// Runner2048
module Runner2048 (board_clk, VGA_R, VGA_G, VGA_B, hsync, vsync, clk, blank_n, rst, inputnums);
For scale: roughly 450 flip-flops, roughly 34 I/O pins, roughly 44000 µm² of cells after synthesis.
Settings: LEC_CHECK=0, CAP_MARGIN=0, CORE_MARGIN=2, CORE_UTILIZATION=66, SETUP_SLACK_MARGIN=-0.31, SLEW_MARGIN=40; clock period 4.25 ns.
run.sh (not shown) runs the stock make flow with config.mk's settings and CLKGATE_MAP_FILE=.
The starting point finished but failed the layout checks on setup timing.
==> next run, changes <==
--- a/flow/config.mk
+++ b/flow/config.mk
@@ -8 +8 @@
-export CAP_MARGIN = 0
+export CAP_MARGIN = 20
@@ -10,3 +10,2 @@
-export CORE_UTILIZATION = 66
-export SETUP_SLACK_MARGIN = -0.31
-export SLEW_MARGIN = 40
+export CORE_UTILIZATION = 40
+export SLEW_MARGIN = 20
==> flow/constraint.sdc (replaced) <==
create_clock -name core_clock -period 7.3 [get_ports {board_clk}]
set_input_delay 1.4600 -clock core_clock [delete_from_list [all_inputs] [get_ports {board_clk}]]
set_output_delay 1.4600 -clock core_clock [all_outputs]
set_load 0.01 [all_outputs]
Outcome: The changed run finished clean; combinational power came out lower by 57%; power fell by 51%; setup slack improved by 1.5 ns; register-to-register slack is better by 1.5 ns; via count went down by 14%.

---

== run 1 ==
Runner2048 again, from the RTL that the note above started with.
==> flow/config.mk <==
export PLATFORM = sky130hd
export DESIGN_NAME = Runner2048
export DESIGN_NICKNAME = Runner2048
export VERILOG_FILES = /design/flow/design.v
export SDC_FILE = /design/flow/constraint.sdc
export NUM_CORES = 4
export LEC_CHECK = 0
export CAP_MARGIN = 5
export CELL_PAD_IN_SITES_DETAIL_PLACEMENT = 2
export CELL_PAD_IN_SITES_GLOBAL_PLACEMENT = 1
export CORE_MARGIN = 2
export CORE_UTILIZATION = 40
export CTS_CLUSTER_DIAMETER = 106
export MAX_ROUTING_LAYER = met4
export MIN_ROUTING_LAYER = met2
export SETUP_SLACK_MARGIN = 2.13
export SLEW_MARGIN = 40
export TNS_END_PERCENT = 40
==> flow/constraint.sdc <==
create_clock -name core_clock -period 20.0 [get_ports {board_clk}]
set_input_delay 4.0000 -clock core_clock [delete_from_list [all_inputs] [get_ports {board_clk}]]
set_output_delay 4.0000 -clock core_clock [all_outputs]
set_load 0.01 [all_outputs]
No final results exist for run 1, since it was stopped by error GRT-0116 during global routing (5_1_grt).
The following lists how run 2 was set up differently from run 1:
- changing CORE_MARGIN from 2 to 6
- setting GPL_TIMING_DRIVEN to 1 for the first time
- changing CORE_UTILIZATION from 40 to 39
- changing TNS_END_PERCENT from 40 to 35
- changing SLEW_MARGIN from 40 to 20
- changing CAP_MARGIN from 5 to 25
- changing CELL_PAD_IN_SITES_DETAIL_PLACEMENT from 2 to 1
- changing CTS_CLUSTER_DIAMETER from 106 to 152
- changing SETUP_SLACK_MARGIN from 2.13 to 2.53
- changing MIN_ROUTING_LAYER from met2 to met1
- setting ABC_AREA to 1 for the first time
[summary]
- The flow ran to completion for all of run 1 and run 2 but run 1, which stopped partway.
- global routing (5_1_grt): run 1 exited with error
- Run 2: synthesized net count is 1,837 higher than what run 1 reported.
- Area of the core (lower): run 1
- Run 2 has simple-gate share of the synthesized area above what run 1 had.
- In run 2, the share of synthesized area spent on multiplexers came out 9.1 points below the value in run 1.
- Relative to run 1, count of standard-cell rows increased by about 2.5% in run 2.
- Comparing chip area from the yosys synthesis statistics for run 1 and run 2, the bigger number came from run 2.
- Diff run 1 -> run 2: adder and majority cell fraction of the synthesized area -0.67 points; total number of H-tree levels ~0 delta; post-placement worst setup slack +0.32 ns; area after detailed placement +about 3%; post-DP HPWL +5100 um.
The following lists how run 3 was set up differently from run 2:
- CELL_PAD_IN_SITES_DETAIL_PLACEMENT: 1 -> unset
- CORE_UTILIZATION: 39 -> 16
- CAP_MARGIN: 25 -> 20
- ABC_AREA: 1 -> unset
- CTS_CLUSTER_DIAMETER: 152 -> unset
- CELL_PAD_IN_SITES_GLOBAL_PLACEMENT: 1 -> unset
- MIN_ROUTING_LAYER: met1 -> unset
- MAX_ROUTING_LAYER: met4 -> unset
- TNS_END_PERCENT: 35 -> unset
- GPL_TIMING_DRIVEN: 1 -> unset
- SETUP_SLACK_MARGIN: 2.53 -> unset
- CORE_MARGIN: 6 -> 2
- the clock period (ns, I/O delays scaled along): 20.0 -> 25.1
==> comparison <==
Per the comparison of run 3 with run 2, proportion of cell area spent on the clock network went down; design area went up; sequential share of power picked up an extra 0.4 points; sequential share of layout area now smaller. Relative to run 2, the pin count of the biggest net entering global routing measured on run 3 has decreased by more than 10%. The cell count in run 3 sits 1.8% above the value recorded for run 2. Run 2 ended up with vert2[0][7] as its timing endpoint of the critical path; run 3 ended up with row1[0][8]. Going from run 2 to run 3, placed instance count moved up; setup slack after layout moved up. As far as worst hold slack is concerned, run 3 and run 2 perform about the same.
What run 4 does differently from run 3 at the input level:
- CORE_UTILIZATION now 40, was 16
- SETUP_SLACK_MARGIN now -0.66, previously not set
- the clock period (ns, I/O delays scaled along) now 7.3, was 25.1
[summary]
- Taking run 3 as the reference, in run 4 routed wire length picked up an extra 5.6%; via count higher; estimated wirelength of the detail-placed design picked up an extra 5.7%; total design power went up by about 260%.
- Setup WNS run 3 -> run 4: worse
- Compared with run 3, run 4 degrades register-to-register slack.
- | portion of the layout cell area used by clock cells | higher: run 4 |
- Run 4: number of buffers inserted during clock tree synthesis is 8 higher than what run 3 reported.
- Run 4 vs. run 3: met2 track demand over resource in global routing now sits higher; relative max-transition margin rose 0.80 points.
Power and IR drop assume default switching activity.
